// chip_to_symbol
module chip_to_symbol 
(
input logic         i_clk,
input logic         i_rst_n,
input logic         i_stream,
input logic         i_stream_valid,
output logic [3:0]  o_symbol,
output logic        o_symbol_valid       
);
==> flow/config.mk <==
export PLATFORM = sky130hd
export DESIGN_NAME = chip_to_symbol
export DESIGN_NICKNAME = chip_to_symbol
export VERILOG_FILES = /design/flow/design.v
export SDC_FILE = /design/flow/constraint.sdc
export NUM_CORES = 4
export LEC_CHECK = 0
export ABC_AREA = 0
export CAP_MARGIN = 20
export CELL_PAD_IN_SITES_DETAIL_PLACEMENT = 0
export CELL_PAD_IN_SITES_GLOBAL_PLACEMENT = 0
export CORE_MARGIN = 2
export CORE_UTILIZATION = 68
export CTS_CLUSTER_SIZE = 22
export GPL_TIMING_DRIVEN = 1
export PLACE_DENSITY_LB_ADDON = 0.29
export SLEW_MARGIN = 35
==> flow/constraint.sdc <==
create_clock -name core_clock -period 4.49 [get_ports {i_clk}]
set_input_delay 0.8980 -clock core_clock [delete_from_list [all_inputs] [get_ports {i_clk}]]
set_output_delay 0.8980 -clock core_clock [all_outputs]
set_load 0.01 [all_outputs]
run.sh (not shown) runs the stock make flow with config.mk's settings and CLKGATE_MAP_FILE=.
The first run completed, yet does not pass: negative setup slack.
Edit:
Settings changed: CORE_ASPECT_RATIO set to 0.5, CORE_MARGIN 2 to 10, CORE_UTILIZATION 68 to 49, CTS_CLUSTER_DIAMETER set to 245, CTS_CLUSTER_SIZE 22 to 94, PLACE_DENSITY set to 0.5, PLACE_DENSITY_LB_ADDON 0.29 to not set, TNS_END_PERCENT set to 20.
Result:
- The changed run completed and failed the layout checks on negative setup slack
- global-route usage drops by 19 points
- worst hold slack loses 68 ps
- via count drops by about 6%
- critical path depth climbs by 1
- clock skew barely changes
- routed wire length climbs by about 3.4%
- final area climbs by 2.4%
- die area climbs by 60%
Edit:
Settings changed: ABC_AREA 0 to 1, CORE_ASPECT_RATIO 0.5 to not set, CORE_MARGIN 10 to 2, CORE_UTILIZATION 49 to 72, CTS_CLUSTER_DIAMETER 245 to 45, CTS_CLUSTER_SIZE 94 to 22, PLACE_DENSITY 0.5 to not set, PLACE_DENSITY_LB_ADDON set to 0.29, SETUP_SLACK_MARGIN set to -0.13, TNS_END_PERCENT 20 to not set.
Clock period 4.49 ns to 4.05 ns, I/O delays scaled along.
What happened: With this change the flow failed in 5_1_grt. Area after synthesis goes down by about 5%. Die area goes down by 44%. Synthesized cell count goes up by 8.5%.
Edit:
Settings changed: ABC_AREA 1 to not set, CELL_PAD_IN_SITES_DETAIL_PLACEMENT 0 to not set, CELL_PAD_IN_SITES_GLOBAL_PLACEMENT 0 to not set, CORE_UTILIZATION 72 to 40, CTS_CLUSTER_DIAMETER 45 to not set, CTS_CLUSTER_SIZE 22 to not set, GPL_TIMING_DRIVEN 1 to not set, PLACE_DENSITY_LB_ADDON 0.29 to not set, SETUP_SLACK_MARGIN -0.13 to not set, SLEW_MARGIN 35 to 20.
Clock period 4.05 ns to 10.0 ns, I/O delays scaled along.
Outcome:
- With this change the flow finished clean
- die area grows by 87%
- area after synthesis grows by 5.3%
- synthesized cell count shrinks by 7.8%
Edit:
Settings changed: ABC_AREA set to 1, CAP_MARGIN 20 to 35, CORE_ASPECT_RATIO set to 0.5, CORE_MARGIN 2 to 7, CORE_UTILIZATION 40 to 57, CTS_CLUSTER_DIAMETER set to 236, CTS_CLUSTER_SIZE set to 98, HOLD_SLACK_MARGIN set to 0.29, PLACE_DENSITY set to 0.4, SETUP_SLACK_MARGIN set to 2.88, TNS_END_PERCENT set to 15.
Via count is lower by a few percent.
Setup slack gets better by 500 ps.
Wire length fell by roughly a tenth.
Cell area is lower by a few percent.
Hold slack got worse by 66 ps.
Die area goes down by a quarter to a third.
Utilization rose by 18 points.
Clock skew is about the same.

========
P:
Starting RTL as in the previous note.
==> flow/config.mk <==
export PLATFORM = sky130hd
export DESIGN_NAME = chip_to_symbol
export DESIGN_NICKNAME = chip_to_symbol
export VERILOG_FILES = /design/flow/design.v
export SDC_FILE = /design/flow/constraint.sdc
export NUM_CORES = 4
export LEC_CHECK = 0
export ABC_AREA = 1
export CAP_MARGIN = 15
export CELL_PAD_IN_SITES_DETAIL_PLACEMENT = 0
export CELL_PAD_IN_SITES_GLOBAL_PLACEMENT = 0
export CORE_MARGIN = 2
export CORE_UTILIZATION = 72
export CTS_CLUSTER_DIAMETER = 41
export CTS_CLUSTER_SIZE = 73
export GPL_TIMING_DRIVEN = 1
export HOLD_SLACK_MARGIN = -0.08
export PLACE_DENSITY = 0.63
export SETUP_SLACK_MARGIN = 0.32
export SLEW_MARGIN = 5
==> flow/constraint.sdc <==
create_clock -name core_clock -period 4.09 [get_ports {i_clk}]
set_input_delay 0.8180 -clock core_clock [delete_from_list [all_inputs] [get_ports {i_clk}]]
set_output_delay 0.8180 -clock core_clock [all_outputs]
set_load 0.01 [all_outputs]
P finished all stages; layout check result: FAIL, due to setup timing.
### P -> Q
- a deleted SETUP_SLACK_MARGIN that had been 0.32
- a change of CTS_CLUSTER_DIAMETER from 41 to 378
- a change of HOLD_SLACK_MARGIN from -0.08 to 0.3
- a change of CAP_MARGIN from 15 to 0
- a change of CTS_CLUSTER_SIZE from 73 to 49
- a change of SLEW_MARGIN from 5 to 35
- a change of PLACE_DENSITY from 0.63 to 0.6
- an added MAX_ROUTING_LAYER of met4
- a change of the clock period (ns, I/O delays scaled along) from 4.09 to 2.35
--- outcome ---
Q | ERROR | clock tree synthesis
Re AND-OR/OR-AND share of the synthesized area: no difference whatsoever between Q and P.
Die height: P vs Q identical
Taking P over Q, the total half-perimeter wirelength after legalization and detailed placement ratio works out to 0.862.
Xor/xnor share of the synthesized area: P vs Q identical
Measured against P, the placed standard-cell area of Q comes out at 1.11 times the reference value.
NOTE placed cell count P->Q increased by a little under 10%
Q ends up with a final estimated routing congestion in global placement that is 5.1% higher than in P.
Comparing Q against P, there is no change at all in synthesized area divided by synthesized cell count.
P and Q ended up with nearly the same unique cell type count in the Yosys netlist.

========
Starting RTL as in the previous note.
clock: 4.22 ns
lec_check: 0
abc_area: 1
cap_margin: 20
core_margin: 2
core_utilization: 72
cts_cluster_diameter: 383
cts_cluster_size: 96
gpl_routability_driven: 0
place_density: 0.82
setup_slack_margin: 1.26
slew_margin: 20
tns_end_percent: 10
The starting point failed in 5_1_grt on GRT-0232.
Next try:
--- a/flow/config.mk
+++ b/flow/config.mk
@@ -12 +12 @@
-export CTS_CLUSTER_DIAMETER = 383
+export CTS_CLUSTER_DIAMETER = 376
@@ -14,3 +14,2 @@
-export GPL_ROUTABILITY_DRIVEN = 0
-export PLACE_DENSITY = 0.82
-export SETUP_SLACK_MARGIN = 1.26
+export PLACE_DENSITY = 0.38
+export SETUP_SLACK_MARGIN = 0.35
==> flow/constraint.sdc (replaced) <==
create_clock -name core_clock -period 4.09 [get_ports {i_clk}]
set_input_delay 0.8180 -clock core_clock [delete_from_list [all_inputs] [get_ports {i_clk}]]
set_output_delay 0.8180 -clock core_clock [all_outputs]
set_load 0.01 [all_outputs]
The changed run produced a layout that fails on setup timing. Area after synthesis is unchanged. Die size stays the same. Synthesized cell count is unchanged.
Next try:
--- a/flow/config.mk
+++ b/flow/config.mk
@@ -9 +9,3 @@
-export CAP_MARGIN = 20
+export CAP_MARGIN = 15
+export CELL_PAD_IN_SITES_DETAIL_PLACEMENT = 0
+export CELL_PAD_IN_SITES_GLOBAL_PLACEMENT = 0
@@ -12,6 +14,7 @@
-export CTS_CLUSTER_DIAMETER = 376
-export CTS_CLUSTER_SIZE = 96
-export PLACE_DENSITY = 0.38
-export SETUP_SLACK_MARGIN = 0.35
-export SLEW_MARGIN = 20
-export TNS_END_PERCENT = 10
+export CTS_CLUSTER_DIAMETER = 36
+export CTS_CLUSTER_SIZE = 73
+export GPL_TIMING_DRIVEN = 1
+export HOLD_SLACK_MARGIN = -0.08
+export PLACE_DENSITY = 0.63
+export SETUP_SLACK_MARGIN = 1.17
+export SLEW_MARGIN = 5
After rerunning:
- This time the run ended with an error in 5_1_grt
- synthesized cell count stays the same
- area after synthesis does not change
- die area stays the same
Next try:
==> flow/config.mk (replaced) <==
export PLATFORM = sky130hd
export DESIGN_NAME = chip_to_symbol
export DESIGN_NICKNAME = chip_to_symbol
export VERILOG_FILES = /design/flow/design.v
export SDC_FILE = /design/flow/constraint.sdc
export NUM_CORES = 4
export LEC_CHECK = 0
export ABC_AREA = 1
export CAP_MARGIN = 15
export CORE_MARGIN = 2
export CORE_UTILIZATION = 72
export CTS_CLUSTER_DIAMETER = 353
export CTS_CLUSTER_SIZE = 72
export HOLD_SLACK_MARGIN = -0.09
export SETUP_SLACK_MARGIN = 0.32
export SLEW_MARGIN = 5
export TNS_END_PERCENT = 100
==> flow/constraint.sdc (replaced) <==
create_clock -name core_clock -period 4.05 [get_ports {i_clk}]
set_input_delay 0.8100 -clock core_clock [delete_from_list [all_inputs] [get_ports {i_clk}]]
set_output_delay 0.8100 -clock core_clock [all_outputs]
set_load 0.01 [all_outputs]
Effect: The new run completed, yet does not pass: setup timing. Synthesized area does not change. Synthesized cell count stays the same. Die area stays the same.
Next try:
--- a/flow/config.mk
+++ b/flow/config.mk
@@ -15 +15 @@
-export SETUP_SLACK_MARGIN = 0.32
+export SETUP_SLACK_MARGIN = 1.16
What happened:
- Now the flow did not get past 5_1_grt on GRT-0232
- synthesized cell count stays the same
- area after synthesis is unchanged
- die size is unchanged

========
## lane 2
chip_to_symbol again, from the RTL that the note above started with.
export LEC_CHECK = 0
export CAP_MARGIN = 20
export CORE_MARGIN = 2
export CORE_UTILIZATION = 72
export CTS_CLUSTER_DIAMETER = 28
export CTS_CLUSTER_SIZE = 76
export PLACE_DENSITY_LB_ADDON = 0.01
export SETUP_SLACK_MARGIN = 0.64
export SLEW_MARGIN = 20
create_clock -name core_clock -period 5.15 [get_ports {i_clk}]
For lane 5, these inputs were changed with respect to lane 2:
Settings: PLACE_DENSITY_LB_ADDON no longer set, was 0.01; CORE_UTILIZATION now 64, was 72; SETUP_SLACK_MARGIN no longer set, was 0.64; CTS_CLUSTER_SIZE no longer set, was 76; CTS_CLUSTER_DIAMETER no longer set, was 28.
Notes after the runs:
As far as worst-skew pair later-pin latency is concerned, lane 5 and lane 2 perform about the same.
The layout from lane 5, despite a flow that completed every stage, fails the layout checks, with the failing checks listed as negative setup slack.
Re worst slack on hold paths: lane 2 was higher than lane 5.
Compared with lane 2, lane 5 shows a worst setup margin that is 330 ps lower.
Diff lane 2 -> lane 5 | routed wire length | down by a few percent
